[design/flow/constraint.sdc]
create_clock -name core_clock -period 3.44 [get_ports {clk}]
set_input_delay 0.6880 -clock core_clock [delete_from_list [all_inputs] [get_ports {clk}]]
set_output_delay 0.6880 -clock core_clock [all_outputs]
set_load 0.01 [all_outputs]
[design/flow/config.mk]
export PLATFORM = sky130hd
export DESIGN_NAME = microP
export DESIGN_NICKNAME = microP
export VERILOG_FILES = /design/flow/design.v
export SDC_FILE = /design/flow/constraint.sdc
export NUM_CORES = 4
export LEC_CHECK = 0
export ABC_AREA = 0
export CAP_MARGIN = 25
export CELL_PAD_IN_SITES_GLOBAL_PLACEMENT = 0
export CORE_MARGIN = 2
export CORE_UTILIZATION = 66
export MAX_ROUTING_LAYER = met4
export MIN_ROUTING_LAYER = met1
export PLACE_DENSITY = 0.59
export SLEW_MARGIN = 15
export TNS_END_PERCENT = 80
[design/flow/design.v]
`timescale 1ns / 1ps
module adder(
input [7:0]PC,
input [7:0]B,
output [7:0]BrA);
assign BrA = PC + B;
endmodule
`timescale 1ns / 1ps
module alu(
           input [7:0] A,
           input [7:0] B,   
           input [3:0] FS, 
           input [2:0] sh,  
           output [7:0] F,  
           output C,  
           output N , 
           output V , 
           output Z,  
           output reg [7:0]Y         
    );
reg [7:0] outputreg ; 
reg [8:0] carryreg;
reg zeroflag;
reg overflowflag;
reg carryflag;
reg negativeflag;
parameter nop = 4'b0000;  
parameter add = 4'b0001;  
parameter sub = 4'b0010;  
parameter xor2 = 4'b0011;  
parameter or2 = 4'b0100;  
parameter logicshift_right = 4'b0101;  
parameter logicshift_left = 4'b0110;  
parameter compliment =	4'b0111;  
parameter bypass =	4'b1000;  
parameter and2 = 4'b1001;  
parameter greater_comparison = 4'b1010;  
parameter equality_comparison = 4'b1011;  
parameter not2 = 4'b1100;  
always @ (*)
begin
carryreg = 9'h0;
overflowflag = 1'b0;
case(FS)
    add:
    begin
    outputreg = A + B;  
    carryreg = A + B;
    end
    sub:
    begin
    outputreg = A + ~B + 1;  
    carryreg = A + ~B + 1;
    end
    and2:
    outputreg = A & B;  
    or2:
    outputreg = A | B;  
    xor2:
    outputreg = A ^ B;  
    bypass:
    outputreg = A;  
    not2:
    outputreg = ~A;  
    greater_comparison:
    outputreg = A>B ? 1'b0 : 1'b1 ;  
    equality_comparison:
    outputreg = A==B ? 8'h0 : 8'h1;  
    logicshift_right:
    begin
    outputreg = A >> sh;  
    carryreg = outputreg;
    end
    logicshift_left:
    begin
    outputreg = A << sh;  
    carryreg = outputreg;
    end
    compliment:
    outputreg = ~A;
    default:
    outputreg = 9'h0;
endcase
zeroflag = (outputreg == 0 )? 1'b1: 1'b0; 
negativeflag = outputreg[7]; 
carryflag = carryreg[8]; 
if (FS == 1 | FS == 2)  
   begin
   overflowflag = (negativeflag ^ carryflag) ? 1'b1 : 1'b0;
   end
Y[7:1]= 7'b0000000;
Y[0]=overflowflag;
end
assign F = outputreg[7:0];
assign N = negativeflag;
assign C = carryflag;
assign V = overflowflag;
assign Z = zeroflag;
endmodule
`timescale 1ns / 1ps
module branchpred(
input [1:0] BS,
output B_D);
assign B_D = ~(BS[0] | BS [1]);
endmodule
`timescale 1ns / 1ps
module constant_unit(
input [5:0] IM, 
input CS,
output [7:0] CU_out);
reg [7:0] constantunit;
always@(*)
begin
if (CS==0) 
begin
constantunit[5:0]=IM; 
constantunit[7:6]=2'b00; 
end
else
begin 
constantunit[5:0]=IM; 
constantunit[7]=IM[5]; 
constantunit[6]=IM[5];
end
end
assign CU_out=constantunit; 
endmodule
`timescale 1ns / 1ps
module datahazard(
input [2:0] AA,
input [2:0] BA,
input [2:0] DA,
input RW,
input MA,
input MB,
output DHS
    );
reg or_1,comp_1,comp_2,HA,HB;
always@(*)
begin    
or_1 = DA[0]|DA[1]|DA[2];
if (AA ^ DA)
    comp_1 = 1'b0;
else
    comp_1 = 1'b1;
if (BA ^ DA)
    comp_2 = 1'b0;
else
    comp_2 = 1'b1; 
HA = RW & or_1 & ~MA & comp_1;
HB = RW & or_1 & ~MB & comp_2;    
end  
assign DHS = ~(HA | HB);
endmodule
`timescale 1ns / 1ps
module initlogic(
input [1:0] BS,
input PS,
input z,
output [1:0] BS_out
);
assign BS_out = {BS[1],(BS[0]&(BS[1]|(PS ^ z)))};
endmodule
`timescale 1ns / 1ps
module instruction_decoder(
    input [16:0] instruction,
    output  RW,
    output  [2:0] DA, 
    output [1:0] MD , 
    output [1:0] BS,  
    output PS, 
    output MW, 
    output [3:0] FS, 
    output MA, 
    output MB, 
    output [2:0]AA,  
    output [2:0]BA,  
    output CS,  
    output [2:0] SH,  
    output output_write_enable,
	output input_enable
    );
parameter NOP = 5'b00000;  
parameter SUB = 5'b00001;  
parameter JML = 5'b00010;  
parameter JMP = 5'b00011;  
parameter AIU = 5'b00100;  
parameter ST  = 5'b00101;  
parameter AND = 5'b00110;  
parameter JMR = 5'b00111;  
parameter LSL = 5'b01000;  
parameter ADI = 5'b01001;  
parameter XOR = 5'b01010;  
parameter BZ  = 5'b01011;  
parameter MOV = 5'b01100;  
parameter LD  = 5'b01101;  
parameter SLT = 5'b01110;  
parameter ADD = 5'b01111;  
parameter OUT = 5'b10000;  
parameter NOT = 5'b10001;  
parameter IN  = 5'b10010;  
parameter BNZ = 5'b10011;  
parameter ORI = 5'b10100;  
parameter LSR = 5'b10101;  
reg RW_WIRE;
reg [2:0] DA_WIRE;   
reg [1:0] MD_WIRE ; 
reg [1:0] BS_WIRE;   
reg PS_WIRE ;  
reg MW_WIRE ;  
reg [3:0] FS_WIRE;  
reg MA_WIRE ;  
reg MB_WIRE ;  
reg [2:0]AA_WIRE ;  
reg [2:0]BA_WIRE ;  
reg CS_WIRE ;  
reg [2:0] SH_WIRE;
reg [4:0] opcode;
reg output_write_enable_wire;
reg input_enable_wire;
always@(*) begin
opcode = instruction[16:12]; 
case(opcode)
    NOP:begin     
    RW_WIRE = 1'b0; 
	 DA_WIRE = 3'b000; 
	 MD_WIRE = 2'b00;
	 BS_WIRE = 2'b00;
	 PS_WIRE = 1'b0;
	 MW_WIRE = 1'b0;
	 FS_WIRE = 4'b0000; 
	 MA_WIRE = 1'b0; 
	 MB_WIRE = 1'b0; 
	 AA_WIRE = 3'b000; 
	 BA_WIRE = 3'b000; 
	 CS_WIRE = 1'b0;
	 SH_WIRE=3'h0; 
	 output_write_enable_wire = 1'b0;
	 input_enable_wire = 1'b0;
    end 
    SUB:begin  
    RW_WIRE = 1'b1; 
	 DA_WIRE = instruction[11:9]; 
	 MD_WIRE = 2'b00;
	 BS_WIRE = 2'b00;
	 PS_WIRE = 1'b0;
	 MW_WIRE = 1'b0;
	 FS_WIRE = 4'b0010; 
	 MA_WIRE = 1'b0; 
	 MB_WIRE = 1'b0; 
	 AA_WIRE = instruction[8:6]; 
	 BA_WIRE = instruction[5:3]; 
	 CS_WIRE = 1'b0;
	 SH_WIRE = 3'h0; 
	 output_write_enable_wire = 1'b0; 
	 input_enable_wire = 1'b0;
    end 
    JML:begin    
    RW_WIRE = 1'b1; 
	 DA_WIRE = instruction[11:9]; 
	 MD_WIRE = 2'b00;
	 BS_WIRE = 2'b11;
	 PS_WIRE = 1'b0;
	 MW_WIRE = 1'b0 ;
	 FS_WIRE = 4'b1000; 
	 MA_WIRE = 1'b1; 
	 MB_WIRE = 1'b1; 
	 AA_WIRE = 3'b000; 
	 BA_WIRE = 3'b000; 
	 CS_WIRE = 1'b1;
	 SH_WIRE = 3'h0;
	 SH_WIRE=3'h0; 
	 output_write_enable_wire = 1'b0; 
	 input_enable_wire = 1'b0;
    end 
    JMP:begin  
    RW_WIRE = 1'b0; 
	 DA_WIRE = 3'b000; 
	 MD_WIRE = 2'b00;
	 BS_WIRE = 2'b11;
	 PS_WIRE = 1'b0;
	 MW_WIRE = 1'b0;
	 FS_WIRE = 4'b0000; 
	 MA_WIRE = 1'b0; 
	 MB_WIRE = 1'b1; 
	 AA_WIRE = 3'b000; 
	 BA_WIRE = 3'b000; 
	 CS_WIRE = 1'b1;
	 SH_WIRE = 3'h0;  
	 output_write_enable_wire = 1'b0;
	 input_enable_wire = 1'b0;	 
    end 
    AIU:begin  
    RW_WIRE = 1'b1; 
	 DA_WIRE = instruction[11:9]; 
	 MD_WIRE = 2'b00;
	 BS_WIRE = 2'b00;
	 PS_WIRE = 1'b0;
	 MW_WIRE = 1'b0;
	 FS_WIRE = 4'b0001; 
	 MA_WIRE = 1'b0; 
	 MB_WIRE = 1'b1; 
	 AA_WIRE = instruction[8:6]; 
	 BA_WIRE = 3'b000; 
	 CS_WIRE = 1'b1;
	 SH_WIRE = 3'h0; 
	 output_write_enable_wire = 1'b0; 
	 input_enable_wire = 1'b0;
    end
    ST:begin   
    RW_WIRE = 1'b0; 
	 DA_WIRE = instruction[11:9]; 
	 MD_WIRE = 2'b00;
	 BS_WIRE = 2'b00;
	 PS_WIRE = 1'b0;
	 MW_WIRE = 1'b1;
	 FS_WIRE = 4'b0000; 
	 MA_WIRE = 1'b0; 
	 MB_WIRE = 1'b0; 
	 AA_WIRE = instruction[8:6]; 
	 BA_WIRE = instruction[5:3]; 
	 CS_WIRE = 1'b0; 
	 SH_WIRE = 3'h0;
	 output_write_enable_wire = 1'b0; 
	 input_enable_wire = 1'b0;
    end 
    AND:begin   
    RW_WIRE = 1'b1; 
	 DA_WIRE = instruction[11:9]; 
	 MD_WIRE = 2'b00;
	 BS_WIRE = 2'b00;
	 PS_WIRE = 1'b0;
	 MW_WIRE = 1'b0;
	 FS_WIRE = 4'b1001; 
	 MA_WIRE = 1'b0; 
	 MB_WIRE = 1'b0; 
	 AA_WIRE = instruction[8:6]; 
	 BA_WIRE = instruction[5:3]; 
	 CS_WIRE = 1'b0; 
	 SH_WIRE = 3'h0; 
	 output_write_enable_wire = 1'b0;
	 input_enable_wire = 1'b0;
    end
    JMR:begin   
    RW_WIRE = 1'b0; 
	 DA_WIRE = 3'b000; 
	 MD_WIRE = 2'b00;
	 BS_WIRE = 2'b10;
	 PS_WIRE = 1'b0;
	 MW_WIRE = 1'b0;
	 FS_WIRE = 4'b0000; 
	 MA_WIRE = 1'b0; 
	 MB_WIRE = 1'b0; 
	 AA_WIRE = instruction[8:6]; 
	 BA_WIRE = 3'b000; 
	 CS_WIRE = 1'b0; 
	 SH_WIRE = 3'h0;
	 output_write_enable_wire = 1'b0; 
	 input_enable_wire = 1'b0;
    end 
    LSL:begin   
	 BS_WIRE = 2'b00;
	 PS_WIRE = 1'b0;
	 MW_WIRE = 1'b0;
	 AA_WIRE = instruction[8:6];
	 MA_WIRE = 1'b0;
	 FS_WIRE = 4'b0110;
	 SH_WIRE = instruction[2:0]; 
	 MD_WIRE = 2'b00;
	 RW_WIRE = 1'b1;
	 DA_WIRE = instruction[11:9];
	 MB_WIRE = 1'b0; 
	 BA_WIRE = 3'b000;           
	 CS_WIRE = 1'b0;
	 output_write_enable_wire = 1'b0;
	 input_enable_wire = 1'b0;
	 end 
    ADI:begin   
    RW_WIRE = 1'b1; 
	 DA_WIRE = instruction[11:9]; 
	 MD_WIRE = 2'b00;
	 BS_WIRE = 2'b00;
	 PS_WIRE = 1'b0;
	 MW_WIRE = 1'b0;
	 FS_WIRE = 4'b0001; 
	 MA_WIRE = 1'b0; 
	 MB_WIRE = 1'b1; 
	 AA_WIRE = instruction[8:6]; 
	 BA_WIRE = 3'b000; 
	 CS_WIRE = 1'b1;
	 SH_WIRE=3'h0;
	 output_write_enable_wire = 1'b0;  
    input_enable_wire = 1'b0;
	 end 
	 XOR:begin  
    RW_WIRE = 1'b1; 
	 DA_WIRE = instruction[11:9]; 
	 MD_WIRE = 2'b00;
	 BS_WIRE = 2'b00;
	 PS_WIRE = 1'b0;
	 MW_WIRE = 1'b0;
	 FS_WIRE = 4'b0011; 
	 MA_WIRE = 1'b0; 
	 MB_WIRE = 1'b0; 
	 AA_WIRE = instruction[8:6]; 
	 BA_WIRE = instruction[5:3]; 
	 CS_WIRE = 1'b0;
	 SH_WIRE=3'h0; 
	 output_write_enable_wire = 1'b0; 
	 input_enable_wire = 1'b0;
    end
	 BZ:begin   
    RW_WIRE = 1'b0; 
	 DA_WIRE = 3'b000; 
	 MD_WIRE = 2'b00;
	 BS_WIRE = 2'b01;
	 PS_WIRE = 1'b0;
	 MW_WIRE = 1'b0;
	 FS_WIRE = 4'b1000; 
	 MA_WIRE = 1'b0; 
	 MB_WIRE = 1'b1; 
	 AA_WIRE = instruction[8:6]; 
	 BA_WIRE = 3'b000; 
	 CS_WIRE = 1'b1;
	 SH_WIRE =3'h0;
	 output_write_enable_wire = 1'b0;  
	 input_enable_wire = 1'b0;
    end 
	 MOV:begin  
    RW_WIRE = 1'b1; 
	 DA_WIRE = instruction[11:9]; 
	 MD_WIRE = 2'b00;
	 BS_WIRE = 2'b00;
	 PS_WIRE = 1'b0;
	 MW_WIRE = 1'b0;
	 FS_WIRE = 4'b1000; 
	 MA_WIRE = 1'b0; 
	 MB_WIRE = 1'b0; 
	 AA_WIRE = instruction[8:6]; 
	 BA_WIRE = 3'b000; 
	 CS_WIRE = 1'b0;
	 SH_WIRE = 3'h0; 
	 output_write_enable_wire = 1'b0; 
    input_enable_wire = 1'b0;
	 end 
    LD:begin   
    RW_WIRE = 1'b1; 
	 DA_WIRE = instruction[11:9]; 
	 MD_WIRE = 2'b01;
	 BS_WIRE = 2'b00;
	 PS_WIRE = 1'b0;
	 MW_WIRE = 1'b0;
	 FS_WIRE = 4'b0000; 
	 MA_WIRE = 1'b0; 
	 MB_WIRE = 1'b0; 
	 AA_WIRE = instruction[8:6]; 
	 BA_WIRE = 3'b000; 
	 CS_WIRE = 1'b0;
	 SH_WIRE = 3'h0; 
	 output_write_enable_wire = 1'b0;
	 input_enable_wire = 1'b0;	 
    end
    SLT:begin  
    RW_WIRE = 1'b1; 
	 DA_WIRE = instruction[11:9]; 
	 MD_WIRE = 2'b00;
	 BS_WIRE = 2'b00;
	 PS_WIRE = 1'b0;
	 MW_WIRE = 1'b0;
	 FS_WIRE = 4'b1010; 
	 MA_WIRE = 1'b0; 
	 MB_WIRE = 1'b0; 
	 AA_WIRE = instruction[8:6]; 
	 BA_WIRE = instruction[5:3]; 
	 CS_WIRE = 1'b0;
	 SH_WIRE = 3'h0;  
	 output_write_enable_wire = 1'b0;
	 input_enable_wire = 1'b0;
    end 
	 ADD:begin  
    RW_WIRE = 1'b1; 
	 DA_WIRE = instruction[11:9]; 
	 MD_WIRE = 2'b00;
	 BS_WIRE = 2'b00;
	 PS_WIRE = 1'b0;
	 MW_WIRE = 1'b0;
	 FS_WIRE = 4'b0001; 
	 MA_WIRE = 1'b0; 
	 MB_WIRE = 1'b0; 
	 AA_WIRE = instruction[8:6]; 
	 BA_WIRE = instruction[5:3]; 
	 CS_WIRE = 1'b0;
	 SH_WIRE = 3'h0; 
	 output_write_enable_wire = 1'b0; 
	 input_enable_wire = 1'b0;
    end
	 OUT:begin   
    RW_WIRE = 1'b0; 
	 DA_WIRE = instruction[11:9]; 
	 MD_WIRE = 2'b00;
	 BS_WIRE = 2'b00;
	 PS_WIRE = 1'b0;
	 MW_WIRE = 1'b0;
	 FS_WIRE = 4'b0000; 
	 MA_WIRE = 1'b0; 
	 MB_WIRE = 1'b0; 
	 AA_WIRE = instruction[8:6]; 
	 BA_WIRE = instruction[5:3]; 
	 CS_WIRE = 1'b0;
	 SH_WIRE=3'h0; 
	 output_write_enable_wire = 1'b1; 
	 input_enable_wire = 1'b0;
    end 
    NOT:begin  
    RW_WIRE = 1'b1; 
	 DA_WIRE = instruction[11:9]; 
	 MD_WIRE = 2'b00;
	 BS_WIRE = 2'b00;
	 PS_WIRE = 1'b0;
	 MW_WIRE = 1'b0;
	 FS_WIRE = 4'b1100; 
	 MA_WIRE = 1'b0; 
	 MB_WIRE = 1'b0; 
	 AA_WIRE = instruction[8:6]; 
	 BA_WIRE = 3'b000; 
	 CS_WIRE = 1'b0;
	 SH_WIRE=3'h0; 
	 output_write_enable_wire = 1'b0; 
	 input_enable_wire = 1'b0;
    end 
    IN:begin  
    RW_WIRE = 1'b1; 
	 DA_WIRE = instruction[11:9]; 
	 MD_WIRE = 2'b10;
	 BS_WIRE = 2'b00;
	 PS_WIRE = 1'b0;
	 MW_WIRE = 1'b0;
	 FS_WIRE = 4'b0000; 
	 MA_WIRE = 1'b0; 
	 MB_WIRE = 1'b0; 
	 AA_WIRE = 3'b000;           
	 BA_WIRE = 3'b000; 
	 CS_WIRE = 1'b0;
	 SH_WIRE=3'h0; 
	 output_write_enable_wire = 1'b0; 
	 input_enable_wire = 1'b1;
    end 
	 BNZ:begin  
    RW_WIRE = 1'b0; 
	 DA_WIRE = 3'b000; 
	 MD_WIRE = 2'b00;
	 BS_WIRE = 2'b01;
	 PS_WIRE = 1'b1;
	 MW_WIRE = 1'b0;
	 FS_WIRE = 4'b1000; 
	 MA_WIRE = 1'b0; 
	 MB_WIRE = 1'b1; 
	 AA_WIRE = instruction[8:6]; 
	 BA_WIRE = 3'b000; 
	 CS_WIRE = 1'b1;
	 SH_WIRE= 3'h0; 
	 output_write_enable_wire = 1'b0; 
	 input_enable_wire = 1'b0;
    end 
	 ORI:begin   
    RW_WIRE = 1'b1; 
	 DA_WIRE = instruction[11:9]; 
	 MD_WIRE = 2'b00;
	 BS_WIRE = 2'b00;
	 PS_WIRE = 1'b0;
	 MW_WIRE = 1'b0;
	 FS_WIRE = 4'b0100; 
	 MA_WIRE = 1'b0; 
	 MB_WIRE = 1'b1; 
	 AA_WIRE = instruction[8:6]; 
	 BA_WIRE = 3'b000; 
	 CS_WIRE = 1'b0;
	 SH_WIRE=3'h0; 
	 output_write_enable_wire = 1'b0;  
	 input_enable_wire = 1'b0;
    end 
    LSR:begin   
	 BS_WIRE = 2'b00;
	 PS_WIRE = 1'b0;
	 MW_WIRE = 1'b0;
	 AA_WIRE = instruction[8:6];
	 MA_WIRE = 1'b0;
	 FS_WIRE = 4'b0101;
	 SH_WIRE = instruction[2:0]; 
	 MD_WIRE = 2'b00;
	 RW_WIRE = 1'b1;
	 DA_WIRE = instruction[11:9];
	 MB_WIRE = 1'b0; 
	 BA_WIRE = 3'b000; 
	 CS_WIRE = 1'b0;
	 output_write_enable_wire = 1'b0;
	 input_enable_wire = 1'b0;
    end 
	 default: begin
    RW_WIRE = 1'b0; 
	 DA_WIRE = 3'b000; 
	 MD_WIRE = 2'b00;
	 BS_WIRE = 2'b00;
	 PS_WIRE = 1'b0;
	 MW_WIRE = 1'b0;
	 FS_WIRE = 4'b0000; 
	 MA_WIRE = 1'b0; 
	 MB_WIRE = 1'b0; 
	 AA_WIRE = 3'b000; 
	 BA_WIRE = 3'b000; 
	 CS_WIRE = 1'b0;
	 SH_WIRE=3'h0;
	 output_write_enable_wire = 1'b0;
	 input_enable_wire = 1'b0;
	 end
    endcase
end
assign RW = RW_WIRE;
assign DA = DA_WIRE;
assign MD = MD_WIRE;
assign BS = BS_WIRE;
assign PS = PS_WIRE;
assign MW = MW_WIRE;
assign FS = FS_WIRE;
assign MA = MA_WIRE;
assign MB = MB_WIRE;
assign AA = AA_WIRE;
assign BA = BA_WIRE;
assign CS = CS_WIRE;
assign SH = SH_WIRE;
assign output_write_enable = output_write_enable_wire;
assign input_enable = input_enable_wire;
endmodule
`timescale 1ns / 1ps
module mux_a(PC,a_data,A,MA);
input [7:0]PC;
input [7:0]a_data;
input MA;
output reg [7:0]A;
always @ (*)
begin
	if(MA)
		A = PC;
	else
		A = a_data;
end
endmodule
`timescale 1ns / 1ps
module mux_b(
input MB,  
input [7:0]constantunit_out,   
input [7:0]register_b,  
output [7:0]mux_b_out   
);
reg [7:0]mux_b;   
always@(*)
begin
if (MB)
    mux_b = constantunit_out;
else
    mux_b = register_b;
end
assign mux_b_out = mux_b ;
endmodule
`timescale 1ns / 1ps
module mux_c(
input [1:0] BS_out,  
input [7:0] PC_value,   
input [7:0] RAA,  
input [7:0] BrA,
output [7:0] PC_out
);
parameter PC = 2'b00;
parameter jump = 2'b10;
reg [7:0]mux_c;   
always@(*)
begin
case (BS_out)  
    PC:
    mux_c = PC_value;
    jump:
    mux_c = RAA;
    default:
    mux_c = BrA;
endcase
end
assign PC_out = mux_c ;
endmodule
`timescale 1ns / 1ps
module mux_d(Y,F,data_out,MD,mux_d_out
    );
input [7:0]Y;
input [7:0]F;
input [7:0]data_out;
input [1:0]MD;
output reg [7:0]mux_d_out;
always@(*)
begin
	if(MD==2'b00)
		mux_d_out=F;
	else if(MD==2'b01)
		mux_d_out=data_out;
	else if(MD==2'b10)
		mux_d_out=Y;
	else
		mux_d_out=F;
end
endmodule
`timescale 1ns / 1ps
module muxe (
input [7:0] Bus_D,
input [7:0] data_in,
input ie,
output reg [7:0]mux_e_out
);
always@(*)
begin
	if(ie)
		mux_e_out=data_in;
	else
		mux_e_out=Bus_D;
end
endmodule
module register(
	input clk,
	input [2:0] addr_a,
	input [2:0] addr_b,
	input [2:0] addr_d,
	input [7:0] data_in,
	input wr_en,
	output [7:0] data_a,
	output [7:0] data_b
	);
 reg [7:0] memblk [0:7];
 assign data_a = (addr_a == 3'b000) ? 8'b00000000 : memblk[addr_a];
 assign data_b = (addr_b == 3'b000) ? 8'b00000000 : memblk[addr_b];
always @ (negedge clk)
 begin
 if (wr_en && addr_d != 3'b000)
 memblk[addr_d] <= data_in;
 end
endmodule
`timescale 1ns / 1ps
module microP(
    input clk,
    input reset,
    output [7:0] imem_addr,
    input [16:0] imem_data,
    output [7:0] dmem_addr,
    output [7:0] dmem_wdata,
    output dmem_we,
    input [7:0] dmem_rdata,
    input [7:0] data_in,
    output out_we,
    output [7:0] data_out_col,
    output [7:0] data_out_addr
    );
reg [7:0] PC;
wire [7:0] PC_1 = PC + 8'd1;
assign imem_addr = PC;
reg [16:0] IR;
reg [7:0] PC_1_d;
wire RW_d, PS_d, MW_d, MA_d, MB_d, CS_d, OW_d, IE_d;
wire [2:0] DA_d, AA_d, BA_d, SH_d;
wire [1:0] MD_d, BS_d;
wire [3:0] FS_d;
instruction_decoder DEC(
    .instruction(IR),
    .RW(RW_d), .DA(DA_d), .MD(MD_d), .BS(BS_d), .PS(PS_d), .MW(MW_d),
    .FS(FS_d), .MA(MA_d), .MB(MB_d), .AA(AA_d), .BA(BA_d), .CS(CS_d),
    .SH(SH_d), .output_write_enable(OW_d), .input_enable(IE_d)
    );
wire [7:0] a_data, b_data, reg_d;
wire RW_w;
wire [2:0] DA_w;
register REGFILE(
    .clk(clk), .addr_a(AA_d), .addr_b(BA_d), .addr_d(DA_w),
    .data_in(reg_d), .wr_en(RW_w), .data_a(a_data), .data_b(b_data)
    );
wire [7:0] const_out, bus_a_d, bus_b_d;
constant_unit CONST(.IM(IR[5:0]), .CS(CS_d), .CU_out(const_out));
mux_a MUXA(.PC(PC_1_d), .a_data(a_data), .A(bus_a_d), .MA(MA_d));
mux_b MUXB(.MB(MB_d), .constantunit_out(const_out), .register_b(b_data), .mux_b_out(bus_b_d));
reg RW_e, PS_e, MW_e, OW_e, IE_e;
reg [2:0] DA_e, SH_e;
reg [1:0] MD_e, BS_e;
reg [3:0] FS_e;
reg [7:0] BUS_A, BUS_B, PC_2;
wire DHS;
datahazard HAZ(.AA(AA_d), .BA(BA_d), .DA(DA_e), .RW(RW_e), .MA(MA_d), .MB(MB_d), .DHS(DHS));
wire [7:0] F, Y;
wire C, N, V, Z;
alu ALU(.A(BUS_A), .B(BUS_B), .FS(FS_e), .sh(SH_e), .F(F), .C(C), .N(N), .V(V), .Z(Z), .Y(Y));
wire [7:0] BrA;
adder BRADD(.PC(PC_2), .B(BUS_B), .BrA(BrA));
wire [1:0] BS_out;
initlogic BRLOGIC(.BS(BS_e), .PS(PS_e), .z(Z), .BS_out(BS_out));
wire B_D;   
branchpred BRDET(.BS(BS_out), .B_D(B_D));
wire [7:0] next_pc;
mux_c MUXC(.BS_out(BS_out), .PC_value(PC_1), .RAA(BUS_A), .BrA(BrA), .PC_out(next_pc));
assign dmem_addr = BUS_A;
assign dmem_wdata = BUS_B;
assign dmem_we = MW_e;
assign out_we = OW_e;
assign data_out_col = BUS_A;
assign data_out_addr = BUS_B;
reg RW_w_r, IE_w;
reg [2:0] DA_w_r;
reg [1:0] MD_w;
reg [7:0] F_w, D_w, Y_w;
assign RW_w = RW_w_r;
assign DA_w = DA_w_r;
wire [7:0] bus_d;
mux_d MUXD(.Y(Y_w), .F(F_w), .data_out(D_w), .MD(MD_w), .mux_d_out(bus_d));
muxe MUXE(.Bus_D(bus_d), .data_in(data_in), .ie(IE_w), .mux_e_out(reg_d));
always @(posedge clk) begin
    if (!reset) begin
        PC <= 8'd0;
        IR <= 17'd0;
        PC_1_d <= 8'd0;
        RW_e <= 1'b0; MW_e <= 1'b0; OW_e <= 1'b0; IE_e <= 1'b0;
        BS_e <= 2'b00; PS_e <= 1'b0;
        RW_w_r <= 1'b0; IE_w <= 1'b0;
    end else begin
        RW_w_r <= RW_e;
        DA_w_r <= DA_e;
        MD_w <= MD_e;
        IE_w <= IE_e;
        F_w <= F;
        D_w <= dmem_rdata;
        Y_w <= Y;
        if (!B_D) begin
            PC <= next_pc;
            IR <= 17'd0;
            RW_e <= 1'b0; MW_e <= 1'b0; OW_e <= 1'b0; IE_e <= 1'b0;
            BS_e <= 2'b00; PS_e <= 1'b0;
        end else if (!DHS) begin
            RW_e <= 1'b0; MW_e <= 1'b0; OW_e <= 1'b0; IE_e <= 1'b0;
            BS_e <= 2'b00; PS_e <= 1'b0;
        end else begin
            PC <= next_pc;
            IR <= imem_data;
            PC_1_d <= PC_1;
            RW_e <= RW_d; MW_e <= MW_d; OW_e <= OW_d; IE_e <= IE_d;
            BS_e <= BS_d; PS_e <= PS_d;
        end
        if (B_D && DHS) begin
            DA_e <= DA_d;
            MD_e <= MD_d;
            FS_e <= FS_d;
            SH_e <= SH_d;
            BUS_A <= bus_a_d;
            BUS_B <= bus_b_d;
            PC_2 <= PC_1_d;
        end
    end
end
endmodule
[design/flow/run.sh]
#!/bin/bash
# the make line also repeats each setting of config.mk as NAME=value (left out here)
make -C /OpenROAD-flow-scripts/flow DESIGN_CONFIG=/design/flow/config.mk WORK_HOME=/design/flow/orfs CLKGATE_MAP_FILE= finish
==> results of run 1 <==
==> what timing repair did <==
item / 4_1_cts
setup buffers: 13
pin swaps: 9
resized: 28
setup endpoints to repair: 140
==> metal layers <==
| metal | track usage | GRT overflow |
|---|---|---|
| met3 | 0.622 | 0 |
| met5 | - | - |
| met2 | 0.933 | 9 |
| met4 | 0.809 | 17 |
| met1 | 0.784 | 0 |
==> stage by stage <==
step | cell area, um2 | total power, mW | instances | TNS (ns) | util
after global placement | 11300 | 3.94 | 1239 | -1.42 | 0.784
after CTS | 12300 | 6.41 | 1339 | -0.142 | 0.859
after detailed placement | 11300 | 4.00 | 1239 | -8.99 | 0.784
after floorplan | 9700 | 3.33 | 929 | -8.21 | -
==> impl_metrics.py, run 1 <==
# Generated from Yosys and OpenROAD reports
metrics = {
    "synth": {
        "async_flop_share": 0,
        "netlist_top_cells_count": "110 x edfxtp_1, 91 x nor2_1, 83 x nand2_1",
        "ff_type": "edfxtp_1",
        "muxShareOfSynthArea": 0.119,
        "top_area_cell": "edfxtp_1",
        "ys_sh_simple": 0.146,
        "syn-num-nets": 999,
        "top_area_frac": 0.344,
        "xor_share": 0.0164,
        "syn-mean-instance-area_um2": 10.3,
        "synth_area_mm2": 0.00961,
        "synth.comb.largest_family": "AND-OR/OR-AND gates",
        "yosys.area_share.adder": 0.0479,
        "ys_ff": 162,
        "ys_warn_count": 11,
        "ys_chip_area_mm2": 0.00961,
        "ys_sh_aoi": 0.159,
        "ys_seq_share": 0.452,
        "synthCells": 929,
        "top_cells_by_area": "edfxtp_1 34%, dfxtp_1 11%, mux2i_1 6.8%",
        "synth_cell_types": 85,
        "yosysCellCount": 929,
        "edf_count": 110,
        "most_common_cell": "edfxtp_1",
    },
    "floorplanning": {
        "std_cell_rows": 44,
        "coreArea_mm2": 0.0144,
        "die_h_um": 125,
        "io_pins": 77,
        "initial_core_util": 0.669,
        "die_area_mm2": 0.0155,
        "dieWidth_um": 125,
    },
    "placed_design": {
        "place_congestion": 0.997,
        "dpl_worst_slack_ns": -0.133,
        "port_buffers": 76,
        "dp.final_hpwl_um": 23200,
    },
    "clock_network": {
        "cts_root_buffer": "clkbuf_16",
        "clock-sinks": 162,
        "htree_num_levels": 4,
        "postCtsHoldBufs": 0,
        "numCtsBuffers": 17,
        "clk_path_buf_depth": 2,
    },
    "outcome": {
        "lastStage": "5_1_grt",
        "status": "did not finish",
        "stop_error": "[ERROR GRT-0232] Routing congestion too high. Check the congestion heatmap in the GUI.",
    },
    "global_route": {
        "grt_usage": 0.796,
        "grt_overflow": 26,
    },
}
==> run 2: changes to the inputs <==
Settings changed: CORE_UTILIZATION 66 to 64.
Clock period 3.44 ns to 3.51 ns, I/O delays scaled along.
==> impl_metrics.py, run 2 <==
# Generated from Yosys and OpenROAD reports
metrics = {
    "outcome": {
        "lastStage": "5_1_grt",
        "stop_error": "[ERROR GRT-0232] Routing congestion too high. Check the congestion heatmap in the GUI.",
        "status": "did not finish",
    },
    "placed_design": {
        "postPlaceCellArea_mm2": 0.0113,
        "dp.cells": 1240,
        "dp.final_hpwl_um": 23500,
        "port_buffers": 76,
        "place_congestion": 1.03,
    },
    "synth": {
        "yosysCellCount": 929,
        "most_common_cell": "edfxtp_1",
        "ff_type": "edfxtp_1",
        "synthCells": 929,
        "xor_share": 0.0164,
        "yosys.area_share.adder": 0.0479,
        "async_flop_share": 0,
        "top_area_frac": 0.344,
        "top_area_cell": "edfxtp_1",
        "netlist_top_cells_count": "110 x edfxtp_1, 91 x nor2_1, 83 x nand2_1",
        "synth_area_mm2": 0.00961,
        "ys_warn_count": 11,
        "ys_ff": 162,
        "ys_sh_simple": 0.146,
        "synth_cell_types": 85,
        "syn-mean-instance-area_um2": 10.3,
        "top_cells_by_area": "edfxtp_1 34%, dfxtp_1 11%, mux2i_1 6.8%",
        "ys_seq_share": 0.452,
        "edf_count": 110,
        "muxShareOfSynthArea": 0.119,
        "synth.comb.largest_family": "AND-OR/OR-AND gates",
        "ys_chip_area_mm2": 0.00961,
        "syn-num-nets": 999,
        "ys_sh_aoi": 0.159,
    },
    "floorplanning": {
        "dieWidth_um": 127,
        "die_h_um": 127,
        "io_pins": 77,
        "std_cell_rows": 44,
        "coreArea_mm2": 0.0146,
        "initial_core_util": 0.659,
        "die_area_mm2": 0.0160,
    },
    "global_route": {
        "grt_overflow": 91,
        "grt_usage": 0.791,
    },
    "clock_network": {
        "numCtsBuffers": 17,
        "clk_path_buf_depth": 2,
        "clock-sinks": 162,
        "cts_root_buffer": "clkbuf_16",
        "htree_num_levels": 4,
    },
}
[run 2: repair_timing]
action,in CTS
pin swaps,27
setup buffers,33
cloned,2
gates resized,68
endpoints found under the setup margin,108
hold buffers,0
[run 2: per-stage QoR]
stage	hold WS [ns]	setup slack (ns)	power, mW	TNS [ns]	util
4_1_cts	0.477	-0.0167	6.54	-0.199	0.872
3_5_place_dp	0.446	-0.118	3.94	-2.89	0.772
2_1_floorplan	0.400	-0.188	3.26	-5.90	-
3_3_place_gp	0.420	-0.109	3.88	-2.73	0.772
[run 2: metal layers]
layer | overflow | track usage
met5 | - | -
met4 | 40 | 0.785
met3 | 0 | 0.567
met2 | 51 | 0.948
met1 | 0 | 0.803
==> run 3: changes to the inputs <==
Settings changed: ABC_AREA 0 to 1, CAP_MARGIN 25 to 20, CELL_PAD_IN_SITES_GLOBAL_PLACEMENT 0 to unset, CORE_UTILIZATION 64 to 65, CTS_CLUSTER_DIAMETER set to 341, CTS_CLUSTER_SIZE set to 98, MAX_ROUTING_LAYER met4 to unset, MIN_ROUTING_LAYER met1 to unset, PLACE_DENSITY 0.59 to 0.6, SLEW_MARGIN 15 to 20, TNS_END_PERCENT 80 to unset.
Clock period 3.51 ns to 3.69 ns, I/O delays scaled along.
==> impl_metrics.py, run 3 <==
# Metrics from the implementation run
metrics = {
    "outcome": {
        "status": "complete, no violations",
    },
    "power": {
        "p_int_mw": 4.51,
        "switching_share": 0.420,
        "power_clock_mw": 2.01,
        "p_sw_mw": 3.26,
        "power_density_mw_per_mm2": 673,
        "pg_seq_mw": 2.59,
        "comb_power_share": 0.408,
        "sequentialPowerShare": 0.333,
        "power-top-group": "combinational cells",
        "p_leak_nw": 5.46,
        "power_frac_clock": 0.259,
        "ir_worst_vdd_mv": 0.459,
        "p_total_mw": 7.76,
        "power_combinational_mw": 3.17,
    },
    "cells_and_area": {
        "stdcell_area_mm2": 0.0115,
        "layout.nets": 1490,
        "n_fill_cell": 1001,
        "syn_to_final_growth_pct": 18.2,
    },
    "placed_design": {
        "postPlaceCellArea_mm2": 0.0108,
        "place_congestion": 1.01,
        "dpl_worst_slack_ns": -0.122,
        "dp.final_hpwl_um": 20800,
        "port_buffers": 76,
    },
    "synth": {
        "synth.comb.largest_family": "simple AND/OR/NAND/NOR gates",
        "netlist_top_cells_count": "335 x nand2_1, 156 x inv_1, 145 x nor2_1",
        "xor_share": 0.0126,
        "synth_cell_types": 44,
        "ys_seq_share": 0.445,
        "ys_chip_area_mm2": 0.00977,
        "yosysCellCount": 1285,
        "top_area_frac": 0.338,
        "top_cells_by_area": "edfxtp_1 34%, nand2_1 13%, dfxtp_1 11%",
        "ys_sh_aoi": 0.103,
        "yosys.area_share.adder": 0.0471,
        "async_flop_share": 0,
        "muxShareOfSynthArea": 0,
        "edf_count": 110,
        "synthCells": 1285,
        "most_common_cell": "nand2_1",
        "syn-mean-instance-area_um2": 7.60,
        "ys_ff": 162,
        "ys_warn_count": 11,
        "top_area_cell": "edfxtp_1",
        "ys_sh_simple": 0.294,
        "syn-num-nets": 1355,
        "ff_type": "edfxtp_1",
        "synth_area_mm2": 0.00977,
    },
    "clock_network": {
        "cts_tree": "built",
        "numCtsBuffers": 17,
        "postCtsHoldBufs": 0,
        "clock_latency_ns": 0.51,
        "cts_root_buffer": "clkbuf_16",
        "clkTransAtPathRegs_ns": 0.07,
        "cts_resized": 0,
        "clk_path_buf_depth": 2,
        "htree_num_levels": 4,
        "clock-sinks": 162,
        "cts_setup_buffers": 0,
    },
    "floorplanning": {
        "dieWidth_um": 127,
        "initial_core_util": 0.670,
        "io_pins": 77,
        "die_h_um": 127,
        "coreArea_mm2": 0.0146,
        "std_cell_rows": 44,
        "die_area_mm2": 0.0160,
    },
    "timing": {
        "setup_viol": 0,
        "fin_skew_ns": 0.0773,
        "worst_slew_pin_slew_ns": 0.800,
        "rsz0062_at_grt": "false",
        "drv_slew": 0,
        "finalHoldViolCount": 0,
        "tns_ns": 0,
        "slew_headroom": 0.463,
        "holdWs_ns": 0.426,
        "setup_ws_ns": 0.263,
    },
    "worst_setup_path": {
        "r2r_end": "REGFILE.memblk[1][2]$_DFFE_NP_",
        "cp_max_fo": 8,
        "cp.depth": 4,
        "startpoint": "MD_w[1]$_DFFE_PP_",
        "required_ns": 2.03,
        "endpoint": "REGFILE.memblk[1][2]$_DFFE_NP_",
        "arrival_ns": 1.76,
        "r2r-start": "MD_w[1]$_DFFE_PP_",
        "slowest_stage": "edfxtp_1",
        "crit_family": "flip-flops",
        "worstPathCellList": "xor2_1 -> inv_1 -> nand2_1 -> a31oi_1",
        "r2r_slack_ns": 0.26,
        "cpPeakStageDelay_ns": 0.43,
        "start_kind": "flip-flop",
        "worstRegToRegCells": 4,
        "path_buffers": 1,
        "end_kind": "flip-flop",
        "crit_type": "flip-flop to flip-flop",
    },
    "drt": {
        "vias_per_cell": 5.88,
        "wirelength_um": 29500,
        "vias": 9502,
        "route.detailed.drc": 0,
        "firstDrtPassIters": 6,
        "num_antenna_cells": 0,
        "drt_iter0_drc": 1034,
        "wl_per_cell_um": 18.2,
        "ant_nets": 0,
    },
    "global_route": {
        "first_global_vias": 8997,
        "grt_pass1_wl_um": 46100,
        "antenna_found_initial": 2,
        "grt_max_degree": 28,
        "grt_overflow": 0,
        "grt_usage": 0.373,
    },
    "flow_run": {
        "cap_viol_max_count": 0,
        "warning_count": 101,
    },
    "hold_path": {
        "min-delay-start": "IE_e$_SDFF_PP0_",
        "hp-class": "flip-flop to flip-flop",
        "hold_end": "IE_w$_SDFF_PN0_",
        "hold_depth": 2,
    },
}
-- run 3: per-stage QoR --
step	cells	utilization
6_report	1617	0.791
5_1_grt	1617	0.791
4_1_cts	1617	0.791
3_5_place_dp	1530	0.738
3_3_place_gp	1530	0.738
2_1_floorplan	1285	-
-- run 3: final cells by class --
| type | count | area, um2 | area share |
|---|---|---|---|
| multi-input combinational | 895 | 4470 | 0.387 |
| sequential | 162 | 4340 | 0.376 |
| timing repair buffer | 120 | 1090 | 0.0941 |
| inverter | 168 | 633 | 0.0548 |
| clock buffer | 19 | 443 | 0.0384 |
| clock inverter | 69 | 342 | 0.0296 |
| tap | 184 | 230 | 0.0199 |
-- run 3: layer usage --
metal	GRT usage	vias up	share of wire
met5	0	-	0
li1	-	4465	-
met2	0.630	566	0.48
met3	0.0666	120	0.094
met1	0.473	4351	0.38
met4	0.162	0	0.041
==> run 4: changes to the inputs <==
Settings changed: ABC_AREA 1 to 0, CELL_PAD_IN_SITES_DETAIL_PLACEMENT set to 2, CORE_ASPECT_RATIO set to 1.52, CORE_MARGIN 2 to 9, CORE_UTILIZATION 65 to 40, CTS_CLUSTER_DIAMETER 341 to 23, CTS_CLUSTER_SIZE 98 to 15, GPL_ROUTABILITY_DRIVEN set to 1, MAX_ROUTING_LAYER set to met4, SETUP_SLACK_MARGIN set to 0.46, SLEW_MARGIN 20 to 5, TNS_END_PERCENT set to 45.
Clock period 3.69 ns to 3.36 ns, I/O delays scaled along.
==> impl_metrics.py, run 4 <==
# Generated from Yosys and OpenROAD reports
metrics = {
    "synth": {
        "muxShareOfSynthArea": 0.119,
        "synth_area_mm2": 0.00961,
        "ys_chip_area_mm2": 0.00961,
        "netlist_top_cells_count": "110 x edfxtp_1, 91 x nor2_1, 83 x nand2_1",
        "yosysCellCount": 929,
        "ys_seq_share": 0.452,
        "syn-num-nets": 999,
        "ff_type": "edfxtp_1",
        "edf_count": 110,
        "xor_share": 0.0164,
        "top_area_frac": 0.344,
        "ys_sh_aoi": 0.159,
        "syn-mean-instance-area_um2": 10.3,
        "most_common_cell": "edfxtp_1",
        "synth_cell_types": 85,
        "ys_sh_simple": 0.146,
        "synth.comb.largest_family": "AND-OR/OR-AND gates",
        "synthCells": 929,
        "ys_ff": 162,
        "yosys.area_share.adder": 0.0479,
        "async_flop_share": 0,
        "top_cells_by_area": "edfxtp_1 34%, dfxtp_1 11%, mux2i_1 6.8%",
        "ys_warn_count": 11,
        "top_area_cell": "edfxtp_1",
    },
    "clock_network": {
        "postCtsHoldBufs": 0,
        "htree_num_levels": 4,
        "clock-sinks": 162,
        "cts_root_buffer": "clkbuf_16",
        "numCtsBuffers": 17,
        "clk_path_buf_depth": 2,
    },
    "placed_design": {
        "dp.final_hpwl_um": 33600,
        "dpl_worst_slack_ns": -0.447,
        "port_buffers": 76,
        "place_congestion": 1.04,
    },
    "floorplanning": {
        "io_pins": 77,
        "die_h_um": 209,
        "coreArea_mm2": 0.0235,
        "dieWidth_um": 144,
        "std_cell_rows": 69,
        "die_area_mm2": 0.0300,
        "initial_core_util": 0.409,
    },
    "outcome": {
        "lastStage": "5_1_grt",
        "status": "did not finish",
    },
}
run 4: per-stage QoR:
step | instances | cell area [um2]
global placement | 1406 | 11700
CTS | 1511 | 13200
floorplan | 929 | 9740
detailed placement | 1406 | 11700
run 4: what timing repair did:
item	in CTS
gates resized	133
gates cloned	2
setup endpoints to repair	201
setup buffers	16
pin swaps	41
==> run 5: changes to the inputs <==
Settings changed: CELL_PAD_IN_SITES_DETAIL_PLACEMENT 2 to unset, CELL_PAD_IN_SITES_GLOBAL_PLACEMENT set to 0, CORE_ASPECT_RATIO 1.52 to 1.02, CORE_MARGIN 9 to 2, CORE_UTILIZATION 40 to 72, CTS_CLUSTER_DIAMETER 23 to unset, CTS_CLUSTER_SIZE 15 to unset, GPL_ROUTABILITY_DRIVEN 1 to unset, MIN_ROUTING_LAYER set to met1, PLACE_DENSITY 0.6 to unset, PLACE_DENSITY_LB_ADDON set to 0.0, SETUP_SLACK_MARGIN 0.46 to 0.55, SLEW_MARGIN 5 to 40, TNS_END_PERCENT 45 to 80.
Clock period 3.36 ns to 1.86 ns, I/O delays scaled along.
==> impl_metrics.py, run 5 <==
# Generated from Yosys and OpenROAD reports
metrics = {
    "outcome": {
        "status": "did not finish",
        "lastStage": "4_1_cts",
        "stop_error": "[ERROR DPL-0038] Utilization greater than 100%, impossible to legalize",
    },
    "floorplanning": {
        "initial_core_util": 0.737,
        "coreArea_mm2": 0.0130,
        "dieWidth_um": 118,
        "die_h_um": 121,
        "die_area_mm2": 0.0143,
        "std_cell_rows": 42,
        "io_pins": 77,
    },
    "placed_design": {
        "postPlaceCellArea_mm2": 0.0122,
        "dp.final_hpwl_um": 26300,
        "port_buffers": 76,
        "dp.cells": 1333,
        "place_congestion": 1.15,
    },
    "synth": {
        "yosysCellCount": 929,
        "ys_seq_share": 0.452,
        "netlist_top_cells_count": "110 x edfxtp_1, 91 x nor2_1, 83 x nand2_1",
        "syn-num-nets": 999,
        "yosys.area_share.adder": 0.0479,
        "top_cells_by_area": "edfxtp_1 34%, dfxtp_1 11%, mux2i_1 6.8%",
        "most_common_cell": "edfxtp_1",
        "ys_warn_count": 11,
        "async_flop_share": 0,
        "synthCells": 929,
        "synth.comb.largest_family": "AND-OR/OR-AND gates",
        "xor_share": 0.0164,
        "ys_sh_aoi": 0.159,
        "ys_chip_area_mm2": 0.00961,
        "ys_ff": 162,
        "edf_count": 110,
        "ff_type": "edfxtp_1",
        "synth_area_mm2": 0.00961,
        "top_area_cell": "edfxtp_1",
        "synth_cell_types": 85,
        "muxShareOfSynthArea": 0.119,
        "top_area_frac": 0.344,
        "syn-mean-instance-area_um2": 10.3,
        "ys_sh_simple": 0.146,
    },
}
[run 5: through the flow]
stage | setup WS (ns) | power, mW | setup TNS, ns | utilization
2_1_floorplan | -1.84 | 6.24 | -181.14 | -
3_3_place_gp | -1.64 | 7.67 | -178.76 | 0.939
3_5_place_dp | -1.87 | 7.92 | -199.16 | 0.939
==> run 6: changes to the inputs <==
Settings changed: CAP_MARGIN 20 to 25, CELL_PAD_IN_SITES_DETAIL_PLACEMENT set to 0, CELL_PAD_IN_SITES_GLOBAL_PLACEMENT 0 to 1, CORE_ASPECT_RATIO 1.02 to unset, CORE_MARGIN 2 to 3, CORE_UTILIZATION 72 to 25, CTS_CLUSTER_DIAMETER set to 350, GPL_ROUTABILITY_DRIVEN set to 1, MAX_ROUTING_LAYER met4 to met5, PLACE_DENSITY_LB_ADDON 0.0 to unset, SETUP_SLACK_MARGIN 0.55 to unset, SLEW_MARGIN 40 to 15.
Clock period 1.86 ns to 6.53 ns, I/O delays scaled along.
==> impl_metrics.py, run 6 <==
# Metrics from the implementation run
metrics = {
    "synth": {
        "ys_sh_simple": 0.146,
        "top_cells_by_area": "edfxtp_1 34%, dfxtp_1 11%, mux2i_1 6.8%",
        "ys_ff": 162,
        "top_area_cell": "edfxtp_1",
        "netlist_top_cells_count": "110 x edfxtp_1, 91 x nor2_1, 83 x nand2_1",
        "edf_count": 110,
        "most_common_cell": "edfxtp_1",
        "ys_seq_share": 0.452,
        "syn-num-nets": 999,
        "synthCells": 929,
        "xor_share": 0.0164,
        "ys_warn_count": 11,
        "ff_type": "edfxtp_1",
        "ys_sh_aoi": 0.159,
        "synth_area_mm2": 0.00961,
        "async_flop_share": 0,
        "top_area_frac": 0.344,
        "yosysCellCount": 929,
        "synth_cell_types": 85,
        "syn-mean-instance-area_um2": 10.3,
        "synth.comb.largest_family": "AND-OR/OR-AND gates",
        "yosys.area_share.adder": 0.0479,
        "muxShareOfSynthArea": 0.119,
        "ys_chip_area_mm2": 0.00961,
    },
    "worst_setup_path": {
        "required_ns": 3.43,
        "cp.depth": 3,
        "worstRegToRegCells": 3,
        "r2r_end": "REGFILE.memblk[4][5]$_DFFE_NP_",
        "crit_family": "buffers and inverters",
        "cpPeakStageDelay_ns": 0.47,
        "start_kind": "primary input",
        "startpoint": "data_in[2]",
        "end_kind": "flip-flop",
        "cp_max_fo": 7,
        "r2r_slack_ns": 1.37,
        "crit_type": "primary input to flip-flop",
        "arrival_ns": 2.28,
        "endpoint": "REGFILE.memblk[5][2]$_DFFE_NP_",
        "worstPathCellList": "clkdlybuf4s50_1 -> inv_1 -> a21oi_1",
        "path_buffers": 2,
        "slowest_stage": "a21oi_1",
        "r2r-start": "MD_w[0]$_DFFE_PP_",
    },
    "power": {
        "power-top-group": "registers",
        "power_frac_clock": 0.367,
        "comb_power_share": 0.204,
        "p_sw_uw": 963,
        "power_clock_mw": 1.11,
        "p_int_mw": 2.05,
        "power_combinational_uw": 614,
        "p_leak_nw": 4.45,
        "pg_seq_mw": 1.30,
        "sequentialPowerShare": 0.430,
        "ir_worst_vdd_mv": 0.196,
        "power_density_mw_per_mm2": 261,
        "switching_share": 0.320,
    },
    "hold_path": {
        "hp-class": "flip-flop to flip-flop",
        "min-delay-start": "PC_1_d[6]$_SDFFE_PN0P_",
        "hold_end": "PC_2[6]$_DFFE_PN_",
        "hold_depth": 0,
    },
    "floorplanning": {
        "dieWidth_um": 202,
        "coreArea_mm2": 0.0378,
        "die_h_um": 202,
        "std_cell_rows": 71,
        "die_area_mm2": 0.0408,
        "io_pins": 77,
        "initial_core_util": 0.255,
    },
    "timing": {
        "tns_ns": 0,
        "worst_slew_pin_slew_ns": 1.05,
        "finalHoldViolCount": 0,
        "drv_slew": 0,
        "fin_skew_ns": 0.0438,
        "setup_viol": 0,
        "slew_headroom": 0.296,
        "rsz0062_at_grt": "false",
    },
    "cells_and_area": {
        "stdcell_area_mm2": 0.0115,
        "layout.nets": 1092,
        "n_fill_cell": 3954,
        "syn_to_final_growth_pct": 20.2,
    },
    "drt": {
        "ant_nets": 0,
        "wirelength_um": 29800,
        "wl_per_cell_um": 19.3,
        "vias_per_cell": 4.87,
        "vias": 7534,
        "drt_iter0_drc": 695,
        "firstDrtPassIters": 7,
        "num_antenna_cells": 0,
        "route.detailed.drc": 0,
    },
    "clock_network": {
        "cts_setup_buffers": 0,
        "cts_root_buffer": "clkbuf_16",
        "htree_num_levels": 4,
        "cts_tree": "built",
        "postCtsHoldBufs": 0,
        "cts_resized": 0,
        "numCtsBuffers": 17,
        "clkTransAtPathRegs_ns": 0.06,
        "clock-sinks": 162,
        "clk_path_buf_depth": 2,
        "clock_latency_ns": 0.46,
    },
    "placed_design": {
        "dp.final_hpwl_um": 21700,
        "port_buffers": 76,
        "postPlaceCellArea_mm2": 0.0107,
        "place_congestion": 0.831,
    },
    "flow_run": {
        "warning_count": 98,
        "cap_viol_max_count": 0,
    },
    "global_route": {
        "antenna_found_initial": 0,
        "grt_pass1_wl_um": 44900,
        "grt_overflow": 0,
        "first_global_vias": 7452,
        "grt_usage": 0.144,
        "grt_max_degree": 37,
    },
    "outcome": {
        "status": "complete, no violations",
    },
}
==> run 6: layer usage <==
layer | routed length (um) | share of wire | vias up | track usage
li1 | - | - | 3611 | -
met1 | 13700 | 0.46 | 3700 | 0.188
met2 | 14500 | 0.49 | 199 | 0.251
met3 | 1280 | 0.043 | 24 | 0.0235
met4 | 314 | 0.011 | 0 | 0.0321
met5 | 0 | 0 | - | 0
==> run 6: per-stage QoR <==
step / power (mW) / utilization / setup WS [ns] / hold slack (ns) / instances
global route: 3.18 / 0.306 / 0.982 / 0.491 / 1546
CTS: 3.03 / 0.305 / 1.16 / 0.474 / 1544
detailed placement: 1.97 / 0.285 / 0.726 / 0.439 / 1457
global placement: 1.98 / 0.285 / 0.759 / 0.420 / 1457
finish: 3.01 / 0.306 / 1.14 / 0.474 / 1546
floorplan: 1.74 / - / 1.45 / 0.400 / 929
==> run 6: area by class of cell <==
class                      count  area [um2]  area share
multi-input combinational    643        4700       0.407
sequential                   162        4340       0.376
timing repair buffer          92         888      0.0769
tap                          511         639      0.0554
clock buffer                  21         462      0.0400
clock inverter                67         320      0.0277
inverter                      50         188      0.0163
==> run 7: changes to the inputs <==
Settings changed: ABC_AREA 0 to unset, CAP_MARGIN 25 to 20, CELL_PAD_IN_SITES_DETAIL_PLACEMENT 0 to unset, CELL_PAD_IN_SITES_GLOBAL_PLACEMENT 1 to unset, CORE_MARGIN 3 to 2, CORE_UTILIZATION 25 to 65, CTS_CLUSTER_DIAMETER 350 to unset, GPL_ROUTABILITY_DRIVEN 1 to unset, MAX_ROUTING_LAYER met5 to unset, MIN_ROUTING_LAYER met1 to unset, PLACE_DENSITY set to 0.6, SLEW_MARGIN 15 to 20, TNS_END_PERCENT 80 to unset.
Clock period 6.53 ns to 3.43 ns, I/O delays scaled along.
==> impl_metrics.py, run 7 <==
# Generated from Yosys and OpenROAD reports
metrics = {
    "outcome": {
        "status": "did not finish",
        "lastStage": "5_1_grt",
        "stop_error": "[ERROR GRT-0232] Routing congestion too high. Check the congestion heatmap in the GUI.",
    },
    "clock_network": {
        "numCtsBuffers": 17,
        "htree_num_levels": 4,
        "clk_path_buf_depth": 2,
        "cts_root_buffer": "clkbuf_16",
        "clock-sinks": 162,
    },
    "global_route": {
        "grt_overflow": 112,
        "grt_usage": 0.775,
    },
    "synth": {
        "synth.comb.largest_family": "AND-OR/OR-AND gates",
        "muxShareOfSynthArea": 0.119,
        "edf_count": 110,
        "yosys.area_share.adder": 0.0479,
        "xor_share": 0.0164,
        "top_cells_by_area": "edfxtp_1 34%, dfxtp_1 11%, mux2i_1 6.8%",
        "top_area_cell": "edfxtp_1",
        "ys_ff": 162,
        "ys_warn_count": 11,
        "most_common_cell": "edfxtp_1",
        "ys_sh_simple": 0.146,
        "ys_seq_share": 0.452,
        "top_area_frac": 0.344,
        "synth_cell_types": 85,
        "syn-mean-instance-area_um2": 10.3,
        "synthCells": 929,
        "syn-num-nets": 999,
        "async_flop_share": 0,
        "yosysCellCount": 929,
        "synth_area_mm2": 0.00961,
        "netlist_top_cells_count": "110 x edfxtp_1, 91 x nor2_1, 83 x nand2_1",
        "ys_sh_aoi": 0.159,
        "ff_type": "edfxtp_1",
        "ys_chip_area_mm2": 0.00961,
    },
    "placed_design": {
        "dp.cells": 1250,
        "port_buffers": 76,
        "postPlaceCellArea_mm2": 0.0114,
        "dp.final_hpwl_um": 23000,
        "dpl_worst_slack_ns": -0.0573,
        "place_congestion": 1.05,
    },
    "floorplanning": {
        "die_area_mm2": 0.0158,
        "std_cell_rows": 44,
        "initial_core_util": 0.664,
        "io_pins": 77,
        "coreArea_mm2": 0.0145,
        "die_h_um": 126,
        "dieWidth_um": 126,
    },
}
-- run 7: repair_timing --
action	4_1_cts
cloned	2
buffers inserted	11
resized	35
setup endpoints to repair	105
pin swaps	14
hold buffers	0
-- run 7: layer usage --
metal,GRT overflow,track usage
met5,0,0.0712
met2,68,0.949
met3,1,0.605
met4,42,0.777
met1,1,0.797
-- run 7: per-stage QoR --
| step | hold WS (ns) | power (mW) |
|---|---|---|
| 4_1_cts | 0.463 | 6.56 |
| 2_1_floorplan | 0.400 | 3.34 |
| 3_5_place_dp | 0.425 | 4.03 |
| 3_3_place_gp | 0.410 | 3.97 |
==> run 8: changes to the inputs <==
Settings changed: CORE_UTILIZATION 65 to 40, CTS_CLUSTER_DIAMETER set to 376, CTS_CLUSTER_SIZE set to 30, HOLD_SLACK_MARGIN set to -0.06, PLACE_DENSITY 0.6 to unset, SETUP_SLACK_MARGIN set to -0.46.
Clock period 3.43 ns to 5.0 ns, I/O delays scaled along.
==> impl_metrics.py, run 8 <==
# Metrics from the implementation run
metrics = {
    "worst_setup_path": {
        "slowest_stage": "o21ai_0",
        "path_buffers": 0,
        "required_ns": 2.64,
        "startpoint": "MD_w[0]$_DFFE_PP_",
        "worstRegToRegCells": 3,
        "crit_type": "flip-flop to flip-flop",
        "worstPathCellList": "mux2_2 -> o21ai_0 -> o21ai_0",
        "endpoint": "REGFILE.memblk[3][0]$_DFFE_NP_",
        "cp.depth": 3,
        "r2r-start": "MD_w[0]$_DFFE_PP_",
        "cp_max_fo": 10,
        "critPathMostFrequentCell": "o21ai_0",
        "crit_family": "AND-OR/OR-AND gates",
        "start_kind": "flip-flop",
        "end_kind": "flip-flop",
        "arrival_ns": 2.09,
        "r2r_end": "REGFILE.memblk[3][0]$_DFFE_NP_",
        "r2r_slack_ns": 0.55,
        "cpPeakStageDelay_ns": 0.68,
    },
    "power": {
        "comb_power_share": 0.200,
        "power_clock_mw": 1.66,
        "p_int_mw": 2.71,
        "power_density_mw_per_mm2": 360,
        "pg_seq_mw": 1.67,
        "power-top-group": "registers",
        "sequentialPowerShare": 0.402,
        "p_sw_mw": 1.45,
        "power_frac_clock": 0.398,
        "power_combinational_uw": 834,
        "switching_share": 0.349,
        "p_leak_nw": 4.60,
        "ir_worst_vdd_mv": 0.255,
    },
    "clock_network": {
        "postCtsHoldBufs": 0,
        "cts_tree": "built",
        "clock_latency_ns": 0.48,
        "clkTransAtPathRegs_ns": 0.09,
        "htree_num_levels": 4,
        "clock-sinks": 162,
        "cts_root_buffer": "clkbuf_16",
        "cts_resized": 0,
        "cts_setup_buffers": 0,
        "numCtsBuffers": 17,
        "clk_path_buf_depth": 2,
    },
    "timing": {
        "rsz0062_at_grt": "false",
        "fin_skew_ns": 0.0438,
        "tns_ns": 0,
        "finalHoldViolCount": 0,
        "worst_slew_pin_slew_ns": 0.845,
        "setup_viol": 0,
        "slew_headroom": 0.431,
        "drv_slew": 0,
        "holdWs_ns": 0.440,
    },
    "drt": {
        "route.detailed.drc": 0,
        "vias_per_cell": 5.64,
        "firstDrtPassIters": 5,
        "vias": 7750,
        "drt_iter0_drc": 695,
        "wl_per_cell_um": 20.4,
        "ant_nets": 0,
        "num_antenna_cells": 0,
        "wirelength_um": 28000,
    },
    "synth": {
        "syn-mean-instance-area_um2": 10.3,
        "top_cells_by_area": "edfxtp_1 34%, dfxtp_1 11%, mux2i_1 6.8%",
        "ys_chip_area_mm2": 0.00961,
        "edf_count": 110,
        "ys_sh_aoi": 0.159,
        "muxShareOfSynthArea": 0.119,
        "ff_type": "edfxtp_1",
        "ys_warn_count": 11,
        "synth.comb.largest_family": "AND-OR/OR-AND gates",
        "xor_share": 0.0164,
        "top_area_frac": 0.344,
        "most_common_cell": "edfxtp_1",
        "ys_ff": 162,
        "yosysCellCount": 929,
        "synth_cell_types": 85,
        "ys_seq_share": 0.452,
        "netlist_top_cells_count": "110 x edfxtp_1, 91 x nor2_1, 83 x nand2_1",
        "syn-num-nets": 999,
        "synth_area_mm2": 0.00961,
        "synthCells": 929,
        "top_area_cell": "edfxtp_1",
        "async_flop_share": 0,
        "yosys.area_share.adder": 0.0479,
        "ys_sh_simple": 0.146,
    },
    "placed_design": {
        "port_buffers": 76,
        "dp.cells": 1287,
        "dp.final_hpwl_um": 20000,
        "place_congestion": 0.876,
    },
    "cells_and_area": {
        "layout.nets": 1112,
        "n_fill_cell": 2158,
        "syn_to_final_growth_pct": 20.3,
        "stdcell_count": 1374,
    },
    "global_route": {
        "first_global_vias": 7402,
        "grt_pass1_wl_um": 43200,
        "grt_usage": 0.222,
        "antenna_found_initial": 0,
        "grt_max_degree": 37,
        "grt_overflow": 0,
    },
    "floorplanning": {
        "coreArea_mm2": 0.0235,
        "io_pins": 77,
        "dieWidth_um": 159,
        "initial_core_util": 0.408,
        "die_area_mm2": 0.0253,
        "std_cell_rows": 56,
        "die_h_um": 159,
    },
    "hold_path": {
        "min-delay-start": "MD_e[1]$_DFFE_PN_",
        "hp-class": "flip-flop to flip-flop",
        "hold_depth": 0,
        "hold_end": "MD_w[1]$_DFFE_PP_",
    },
    "outcome": {
        "status": "complete, no violations",
    },
    "flow_run": {
        "cap_viol_max_count": 0,
        "warning_count": 98,
    },
}
run 8: final cells by class:
type / instances / area (um2) / share of cell area
inverters: 50 / 188 / 0.0162
multi-input cells: 643 / 4700 / 0.406
clock buffers: 17 / 425 / 0.0368
flip-flops and latches: 162 / 4340 / 0.376
well taps: 319 / 399 / 0.0345
clock inverters: 71 / 474 / 0.0410
repair buffers: 112 / 1030 / 0.0892
run 8: stage by stage:
step	power (mW)	area (um2)	util	setup WS, ns
2_1_floorplan	2.27	9610	-	0.824
3_3_place_gp	2.58	10700	0.453	0.297
3_5_place_dp	2.59	10700	0.453	0.227
4_1_cts	4.19	11600	0.491	0.571
5_1_grt	4.38	11600	0.491	0.384
6_report	4.17	11600	0.491	0.548
run 8: per-layer routing:
metal  vias up  routed length, um  global-route usage
li1       3655                  -                   -
met1      3776              12600               0.305
met2       275              13100               0.352
met3        44               1690              0.0456
met4         0                598              0.0727
met5         -                  0                   0
==> run 9: changes to the inputs <==
Settings changed: ABC_AREA set to 1, CAP_MARGIN 20 to 40, CORE_UTILIZATION 40 to 72, CTS_CLUSTER_DIAMETER 376 to 379, CTS_CLUSTER_SIZE 30 to 72, GPL_ROUTABILITY_DRIVEN set to 0, HOLD_SLACK_MARGIN -0.06 to unset, PLACE_DENSITY_LB_ADDON set to 0.01, SETUP_SLACK_MARGIN -0.46 to 0.26, SLEW_MARGIN 20 to 40.
Clock period 5.0 ns to 2.01 ns, I/O delays scaled along.
==> impl_metrics.py, run 9 <==
# Generated from Yosys and OpenROAD reports
metrics = {
    "synth": {
        "yosys.area_share.adder": 0.0471,
        "ys_sh_aoi": 0.103,
        "syn-num-nets": 1355,
        "ys_sh_simple": 0.294,
        "ff_type": "edfxtp_1",
        "top_area_cell": "edfxtp_1",
        "synth_cell_types": 44,
        "yosysCellCount": 1285,
        "most_common_cell": "nand2_1",
        "ys_seq_share": 0.445,
        "edf_count": 110,
        "xor_share": 0.0126,
        "async_flop_share": 0,
        "ys_chip_area_mm2": 0.00977,
        "synth_area_mm2": 0.00977,
        "top_cells_by_area": "edfxtp_1 34%, nand2_1 13%, dfxtp_1 11%",
        "syn-mean-instance-area_um2": 7.60,
        "synth.comb.largest_family": "simple AND/OR/NAND/NOR gates",
        "synthCells": 1285,
        "ys_ff": 162,
        "muxShareOfSynthArea": 0,
        "top_area_frac": 0.338,
        "netlist_top_cells_count": "335 x nand2_1, 156 x inv_1, 145 x nor2_1",
        "ys_warn_count": 11,
    },
    "floorplanning": {
        "die_h_um": 120,
        "initial_core_util": 0.738,
        "std_cell_rows": 42,
        "coreArea_mm2": 0.0132,
        "io_pins": 77,
        "dieWidth_um": 120,
        "die_area_mm2": 0.0145,
    },
    "placed_design": {
        "port_buffers": 76,
        "dp.final_hpwl_um": 31300,
        "dp.cells": 1675,
    },
    "outcome": {
        "status": "did not finish",
        "lastStage": "4_1_cts",
        "stop_error": "[ERROR DPL-0038] Utilization greater than 100%, impossible to legalize",
    },
}
## run 9: stage by stage
step | instance area (um2) | TNS, ns | worst slack (ns) | hold slack, ns | util
2_1_floorplan | 10200 | -76.23 | -0.867 | 0.390 | -
3_5_place_dp | 12500 | -137.83 | -1.22 | 0.411 | 0.945
3_3_place_gp | 12500 | -101.63 | -0.810 | 0.408 | 0.945
Power figures rest on the tool's default switching activity, not on a simulated workload.
